==> fjord <==
==> flow/design.v <==
module uart_tx #(
    parameter BAUD_DIV = 434
) (
    input logic clk,
    input logic rst_n,
    input logic tx_start,
    input logic [7:0] data_in,
    output logic tx_busy,
    output logic tx
);
    logic [9:0] tx_shift;   
    logic [3:0] bit_count;
    logic [11:0] baud_counter;
    logic tx_active;
    always_ff @(posedge clk or negedge rst_n) begin
        if (!rst_n) begin
            tx_active <= 0;
            baud_counter <= 0;
            tx_busy <= 0;
            tx <= 1;   
        end else begin
            if (tx_start && !tx_active) begin
                tx_active <= 1;
                tx_shift <= {1'b1, data_in, 1'b0};   
                baud_counter <= BAUD_DIV;
                bit_count <= 0;
                tx_busy <= 1;
            end else if (tx_active) begin
                if (baud_counter == 0) begin
                    baud_counter <= BAUD_DIV;
                    tx <= tx_shift[0];   
                    tx_shift <= {1'b1, tx_shift[9:1]};   
                    bit_count <= bit_count + 1;
                    if (bit_count == 9) begin   
                        tx_active <= 0;
                        tx_busy <= 0;
                    end
                end else begin
                    baud_counter <= baud_counter - 1;
                end
            end
        end
    end
endmodule
module uart_rx #(
    parameter BAUD_DIV = 434   
) (
    input logic clk,
    input logic rst_n,
    input logic rx,
    output logic [7:0] data_out,
    output logic data_valid,
	 	output logic [7:0] leds
);
    logic [11:0] baud_counter;
    logic [3:0] bit_count;
    logic [7:0] rx_shift;
    logic rx_active;
    always_ff @(posedge clk or negedge rst_n) begin
        if (!rst_n) begin
            baud_counter <= 0;
            bit_count <= 0;
            rx_active <= 0;
            data_valid <= 0;
            rx_shift <= 8'b0;   
        end else begin
            if (!rx_active && !rx) begin
                rx_active <= 1;
                baud_counter <= BAUD_DIV / 2;
                bit_count <= 0;
                rx_shift <= 8'b0;   
            end else if (rx_active) begin
                if (baud_counter == 0) begin
                    baud_counter <= BAUD_DIV;
                    if (bit_count < 9) begin
                        rx_shift <= {rx, rx_shift[7:1]};   
                        bit_count <= bit_count + 1;
                    end else begin
                        rx_active <= 0;
                        data_out <= rx_shift;  
								leds <= rx_shift;
                        data_valid <= 1;
                    end
                end else begin
                    baud_counter <= baud_counter - 1;
                end
            end else begin
                data_valid <= 0;
            end
        end
    end
endmodule
module uart_edge_detection (
    input logic clk,           
    input logic rst_n,         
    input logic uart_rx,       
    output logic uart_tx,      
    output logic led_rx,       
    output logic led_tx,       
    output logic data_ready    
);
    parameter CLOCK_FREQ = 50000000;    
    parameter BAUD_RATE  = 115200;
    parameter BAUD_DIV   = CLOCK_FREQ / BAUD_RATE;
    parameter THRESHOLD  = 4;           
    logic [7:0] rx_data;
    logic rx_done;
    logic [7:0] processed_data;
    logic tx_start;
    logic tx_busy;
    logic [7:0] image_data [0:63];     
    logic [7:0] conv_result [0:35];    
    logic [5:0] rx_counter;            
    logic [5:0] tx_counter;            
    typedef enum logic [1:0] {IDLE, RECEIVE, PROCESS, SEND} state_t;
    state_t state, next_state;
    uart_rx #(
        .BAUD_DIV(BAUD_DIV)
    ) uart_receiver (
        .clk(clk),
        .rst_n(rst_n),
        .rx(uart_rx),
        .data_out(rx_data),
        .data_valid(rx_done)
    );
    uart_tx #(
        .BAUD_DIV(BAUD_DIV)
    ) uart_transmitter (
        .clk(clk),
        .rst_n(rst_n),
        .tx_start(tx_start),
        .data_in(processed_data),
        .tx_busy(tx_busy),
        .tx(uart_tx)
    );
    always_ff @(posedge clk or negedge rst_n) begin
        if (!rst_n)
            state <= IDLE;
        else
            state <= next_state;
    end
    always_comb begin
        case (state)
            IDLE:      next_state = (rx_done) ? RECEIVE : IDLE;
            RECEIVE:   next_state = (rx_counter == 6'd63 && rx_done) ? PROCESS : RECEIVE;
            PROCESS:   next_state = SEND;
            SEND:      next_state = (tx_counter == 6'd36 && !tx_busy) ? IDLE : SEND;
            default:   next_state = IDLE;
        endcase
    end
    always_ff @(posedge clk or negedge rst_n) begin
        if (!rst_n) begin
            rx_counter <= 6'd0;
        end else if ((state == IDLE || state == RECEIVE) && rx_done) begin
            image_data[rx_counter] <= rx_data;
            rx_counter <= rx_counter + 1;
        end else if (state == IDLE) begin
            rx_counter <= 6'd0;
        end
    end
    integer i, j, k, l;
    reg [3:0] sum;
    always_ff @(posedge clk or negedge rst_n) begin
        if (!rst_n) begin
            for (i = 0; i < 36; i = i + 1)
                conv_result[i] <= 8'd0;
        end else if (state == PROCESS) begin
            for (i = 0; i < 6; i = i + 1) begin
                for (j = 0; j < 6; j = j + 1) begin
                    sum = 0;
                    for (k = 0; k < 3; k = k + 1) begin
                        for (l = 0; l < 3; l = l + 1) begin
                            sum = sum + image_data[(i + k) * 8 + (j + l)][0];
                        end
                    end
                    conv_result[i * 6 + j] <= (sum >= THRESHOLD) ? 8'b1 : 8'b0;
                end
            end
        end
    end
    always_ff @(posedge clk or negedge rst_n) begin
        if (!rst_n) begin
            tx_counter <= 6'd0;
            tx_start <= 1'b0;
            processed_data <= 8'd0;
        end else if (state == SEND) begin
            if (!tx_busy && !tx_start) begin
                tx_start <= 1'b1;
                processed_data <= conv_result[tx_counter];
                tx_counter <= tx_counter + 1;
            end else if (tx_start && tx_busy) begin
                tx_start <= 1'b0;
            end
        end else begin
            tx_counter <= 6'd0;
            tx_start <= 1'b0;
        end
    end
    always_ff @(posedge clk or negedge rst_n) begin
        if (!rst_n) begin
            led_rx <= 1'b0;
            led_tx <= 1'b0;
            data_ready <= 1'b0;
        end else begin
            led_rx <= (state == RECEIVE) ? rx_done : 1'b0;
            led_tx <= (state == SEND) ? ~tx_busy : 1'b0;
            data_ready <= (state == SEND);  
        end
    end
endmodule
==> flow/run.sh <==
#!/bin/bash
# the make line also repeats each setting of config.mk as NAME=value (left out here)
make -C /OpenROAD-flow-scripts/flow DESIGN_CONFIG=/design/flow/config.mk WORK_HOME=/design/flow/orfs CLKGATE_MAP_FILE= finish
==> flow/config.mk <==
export PLATFORM = sky130hd
export DESIGN_NAME = uart_edge_detection
export DESIGN_NICKNAME = uart_edge_detection
export VERILOG_FILES = /design/flow/design.v
export SDC_FILE = /design/flow/constraint.sdc
export NUM_CORES = 4
export LEC_CHECK = 0
export ABC_AREA = 1
export CAP_MARGIN = 20
export CORE_ASPECT_RATIO = 0.69
export CORE_MARGIN = 2
export CORE_UTILIZATION = 72
export CTS_CLUSTER_DIAMETER = 188
export CTS_CLUSTER_SIZE = 99
export PLACE_DENSITY = 0.38
export SETUP_SLACK_MARGIN = 1.18
export SLEW_MARGIN = 20
export TNS_END_PERCENT = 20
==> flow/constraint.sdc <==
create_clock -name core_clock -period 14.8 [get_ports {clk}]
set_input_delay 2.9600 -clock core_clock [delete_from_list [all_inputs] [get_ports {clk}]]
set_output_delay 2.9600 -clock core_clock [all_outputs]
set_load 0.01 [all_outputs]
==> sierra (differences from fjord) <==
CAP_MARGIN = 40   (was 20)
CORE_ASPECT_RATIO = default   (was 0.69)
CTS_CLUSTER_DIAMETER = 26   (was 188)
CTS_CLUSTER_SIZE = 72   (was 99)
PLACE_DENSITY = 0.4   (was 0.38)
SETUP_SLACK_MARGIN = 0.32   (was 1.18)
TNS_END_PERCENT = default   (was 20)
==> flow/constraint.sdc (replaced) <==
create_clock -name core_clock -period 3.19 [get_ports {clk}]
set_input_delay 0.6380 -clock core_clock [delete_from_list [all_inputs] [get_ports {clk}]]
set_output_delay 0.6380 -clock core_clock [all_outputs]
set_load 0.01 [all_outputs]
==> notes <==
- sierra reached the layout checks and failed them: negative setup slack. fjord completed without violations.
- In fjord the clock power is smaller than in sierra, by 79%.
- Critical path depth: fjord is lower than sierra (9).
- Of sierra and fjord, sierra has the higher non-clock buffer count (gap 119).
- Register-to-register slack: sierra is worse than fjord (11 ns).
- Between fjord and sierra, the lower sequential power is in fjord (gap about 80%, measured against sierra).
- In sierra the utilization is higher than in fjord, by 7.1 points.
- Against sierra, the via count of fjord is lower by about 8%.
- Of fjord and sierra, fjord has the higher clock skew (gap 0.0059 ns).
- Of fjord and sierra, sierra has the higher global-route usage (gap 1.9 points).
- Against fjord, the hold slack of sierra is worse by 0.40 ns.

* * *

==> inputs of try-yarrow <==
RTL: the design.v shown in full above, as it stands there.
Settings: LEC_CHECK=0, CAP_MARGIN=20, CORE_MARGIN=2, CORE_UTILIZATION=72, CTS_CLUSTER_SIZE=10, SETUP_SLACK_MARGIN=0.76, SLEW_MARGIN=20; clock period 3.19 ns.
run.sh (not shown) runs the stock make flow with config.mk's settings and CLKGATE_MAP_FILE=.
==> try-delta: changes against try-yarrow <==
Settings changed: ABC_AREA set to 1, CAP_MARGIN 20 to 35, CELL_PAD_IN_SITES_DETAIL_PLACEMENT set to 0, CELL_PAD_IN_SITES_GLOBAL_PLACEMENT set to 0, CTS_CLUSTER_DIAMETER set to 240, CTS_CLUSTER_SIZE 10 to 72, HOLD_SLACK_MARGIN set to -0.0, PLACE_DENSITY_LB_ADDON set to 0.13, SETUP_SLACK_MARGIN 0.76 to 0.32.
==> try-quartz: changes against try-yarrow <==
Settings changed: CORE_UTILIZATION 72 to 67, CTS_CLUSTER_SIZE 10 to not set, SETUP_SLACK_MARGIN 0.76 to not set.
==> flow/constraint.sdc (replaced) <==
create_clock -name core_clock -period 5.88 [get_ports {clk}]
set_input_delay 1.1760 -clock core_clock [delete_from_list [all_inputs] [get_ports {clk}]]
set_output_delay 1.1760 -clock core_clock [all_outputs]
set_load 0.01 [all_outputs]
==> try-pepper: changes against try-yarrow <==
Settings changed: CORE_UTILIZATION 72 to 31, CTS_CLUSTER_SIZE 10 to not set, SETUP_SLACK_MARGIN 0.76 to not set.
==> flow/constraint.sdc (replaced) <==
create_clock -name core_clock -period 5.74 [get_ports {clk}]
set_input_delay 1.1480 -clock core_clock [delete_from_list [all_inputs] [get_ports {clk}]]
set_output_delay 1.1480 -clock core_clock [all_outputs]
set_load 0.01 [all_outputs]
==> notes <==
The highest maximum frequency belongs to try-yarrow, the lowest to try-pepper.
Sequential power, lowest first: try-quartz, try-pepper, try-delta, try-yarrow.
In try-yarrow the die area is smaller than in try-pepper, by about 56%.
In critical path depth, try-quartz and try-pepper do not differ.
Against try-quartz, the synthesized cell count of try-delta is higher by about 7%.
In try-delta the combinational power is lower than in try-quartz, by about 60%.
Routed wire length: try-delta > try-yarrow > try-pepper > try-quartz.
try-pepper finished clean. try-yarrow passed the timing, DRC and antenna checks. try-delta finished with setup timing left. try-quartz completed with no timing, DRC or antenna violations.
The highest via count belongs to try-delta, the lowest to try-pepper.

* * *

==> run D: inputs <==
RTL: the design.v shown in full above, as it stands there.
clock: 15.5 ns
lec_check: 0
cap_margin: 20
core_margin: 2
core_utilization: 70
cts_cluster_diameter: 28
cts_cluster_size: 15
hold_slack_margin: -0.1
slew_margin: 20
==> run B (differences from run D) <==
==> flow/config.mk (replaced) <==
export PLATFORM = sky130hd
export DESIGN_NAME = uart_edge_detection
export DESIGN_NICKNAME = uart_edge_detection
export VERILOG_FILES = /design/flow/design.v
export SDC_FILE = /design/flow/constraint.sdc
export NUM_CORES = 4
export LEC_CHECK = 0
export ABC_AREA = 1
export CAP_MARGIN = 20
export CORE_MARGIN = 2
export CORE_UTILIZATION = 72
export CTS_CLUSTER_SIZE = 71
export PLACE_DENSITY = 0.38
export SETUP_SLACK_MARGIN = 0.41
export SLEW_MARGIN = 20
==> flow/constraint.sdc (replaced) <==
create_clock -name core_clock -period 3.19 [get_ports {clk}]
set_input_delay 0.6380 -clock core_clock [delete_from_list [all_inputs] [get_ports {clk}]]
set_output_delay 0.6380 -clock core_clock [all_outputs]
set_load 0.01 [all_outputs]
==> results <==
metric	run D	run B
Outcome	complete, no violations	complete, no violations
Mux contribution to synthesized area	0.00495	0.000885
Actual transition at the worst max-transition pin	0.880 ns	0.873 ns
Xor-xnor portion of the synthesized cell area	0.0125	0.00757
Footprint of the flip-flops and latches	0.00480 mm²	0.00480 mm²
Total non-filler cell area in the finished layout	0.0135 mm²	0.0148 mm²
Distinct lib cells used	70	45
Logic share of the area	0.507	0.464
Met3 WL post-DR	1.59 mm	2.62 mm
Reported net switching power	0.242 mW	1.05 mW
Avg Inst Size Synth	10.4 µm²	9.73 µm²
Non-clk buf share	0.00650	0.0752
Clock-net power	0.454 mW	2.08 mW
Fraction of post-synthesis cell area in the top cell type by area	0.190	0.189
Post-synthesis cell count from yosys	1220	1308
Die width	138 µm	137 µm

* * *

==> inputs of willow <==
Starts from the design.v that is shown in full above.
export LEC_CHECK = 0
export ABC_AREA = 1
export CAP_MARGIN = 35
export CELL_PAD_IN_SITES_DETAIL_PLACEMENT = 2
export CELL_PAD_IN_SITES_GLOBAL_PLACEMENT = 0
export CORE_MARGIN = 7
export CORE_UTILIZATION = 21
export CTS_CLUSTER_DIAMETER = 240
export CTS_CLUSTER_SIZE = 46
export HOLD_SLACK_MARGIN = 0.13
export MAX_ROUTING_LAYER = met4
export MIN_ROUTING_LAYER = met2
export PLACE_DENSITY = 0.89
export SETUP_SLACK_MARGIN = 0.75
export SLEW_MARGIN = 20
export TNS_END_PERCENT = 20
create_clock -name core_clock -period 7.76 [get_ports {clk}]
==> violet: changes against willow <==
==> flow/config.mk (replaced) <==
export PLATFORM = sky130hd
export DESIGN_NAME = uart_edge_detection
export DESIGN_NICKNAME = uart_edge_detection
export VERILOG_FILES = /design/flow/design.v
export SDC_FILE = /design/flow/constraint.sdc
export NUM_CORES = 4
export LEC_CHECK = 0
export CAP_MARGIN = 20
export CORE_MARGIN = 2
export CORE_UTILIZATION = 40
export SLEW_MARGIN = 20
==> flow/constraint.sdc (replaced) <==
create_clock -name core_clock -period 5.74 [get_ports {clk}]
set_input_delay 1.1480 -clock core_clock [delete_from_list [all_inputs] [get_ports {clk}]]
set_output_delay 1.1480 -clock core_clock [all_outputs]
set_load 0.01 [all_outputs]
==> summary of the runs <==
- Cell count: violet is smaller than willow (about 23%).
- Critical path depth is the same in violet and willow.
- Worst setup slack: willow is higher than violet (1.0 ns).
- Between violet and willow, the lower via count is in violet (gap about 40%, measured against willow).
- Against violet, the clock power of willow is lower by 22%.
- In violet the final area is lower than in willow, by about 4.6%.
- In count of clock-buffer cells in the layout, willow and violet do not differ.
- In sequential cell count, willow and violet do not differ.

* * *

==> inputs of run a <==
RTL: the design.v shown in full above, as it stands there.
==> flow/config.mk <==
export PLATFORM = sky130hd
export DESIGN_NAME = uart_edge_detection
export DESIGN_NICKNAME = uart_edge_detection
export VERILOG_FILES = /design/flow/design.v
export SDC_FILE = /design/flow/constraint.sdc
export NUM_CORES = 4
export LEC_CHECK = 0
export ABC_AREA = 1
export CAP_MARGIN = 20
export CORE_MARGIN = 2
export CORE_UTILIZATION = 72
export CTS_CLUSTER_SIZE = 71
export PLACE_DENSITY_LB_ADDON = 0.22
export SETUP_SLACK_MARGIN = 0.41
export SLEW_MARGIN = 20
==> flow/constraint.sdc <==
create_clock -name core_clock -period 3.19 [get_ports {clk}]
set_input_delay 0.6380 -clock core_clock [delete_from_list [all_inputs] [get_ports {clk}]]
set_output_delay 0.6380 -clock core_clock [all_outputs]
set_load 0.01 [all_outputs]
==> run b: changes against run a <==
- ABC_AREA: 1 -> default
- CTS_CLUSTER_DIAMETER: default -> 27
- CTS_CLUSTER_SIZE: 71 -> 21
- PLACE_DENSITY: default -> 0.38
- PLACE_DENSITY_LB_ADDON: 0.22 -> default
- SETUP_SLACK_MARGIN: 0.41 -> 0.48
==> flow/constraint.sdc (replaced) <==
create_clock -name core_clock -period 3.2 [get_ports {clk}]
set_input_delay 0.6400 -clock core_clock [delete_from_list [all_inputs] [get_ports {clk}]]
set_output_delay 0.6400 -clock core_clock [all_outputs]
set_load 0.01 [all_outputs]
==> results <==
item	run b	run a
Result of the run	complete, no violations	finished with violations
Layout check failures	-	negative setup slack
Fraction of cell area in non-clock buffers	6.82%	7.64%
Final total negative setup slack	0 ps	-1240 ps
Iteration-0 DRC Markers	858	1884
Pre-CTS setup slack	93.1 ps	58.2 ps
Number of cell instances on the worst register-to-register path	9	11
Overall via count from detail_route	9568	11.4k
Number of multi-input logic gates	781	803
Area of the placeable core	17200 um2	17300 um2
Max-slew headroom	40.4%	33.7%
Global placement routability congestion	0.827	0.880
Placed Instance Area	13200 um2	13200 um2
Cell count along the critical path	9	11
Yosys Instances	1220	1308
Buffer and inverter count on the worst path	2	4
Met2 routed wirelength	15800 um	19100 um
Per-instance average area after synthesis	10.4 um2	9.73 um2
Area growth, synth to finish	16.2%	17.6%
Reg area	4800 um2	4800 um2
M1 GR Usage	44.3%	51.1%
Dpl hpwl	20500 um	21500 um
No activity file was given, so power comes from the tool's default toggle rates.
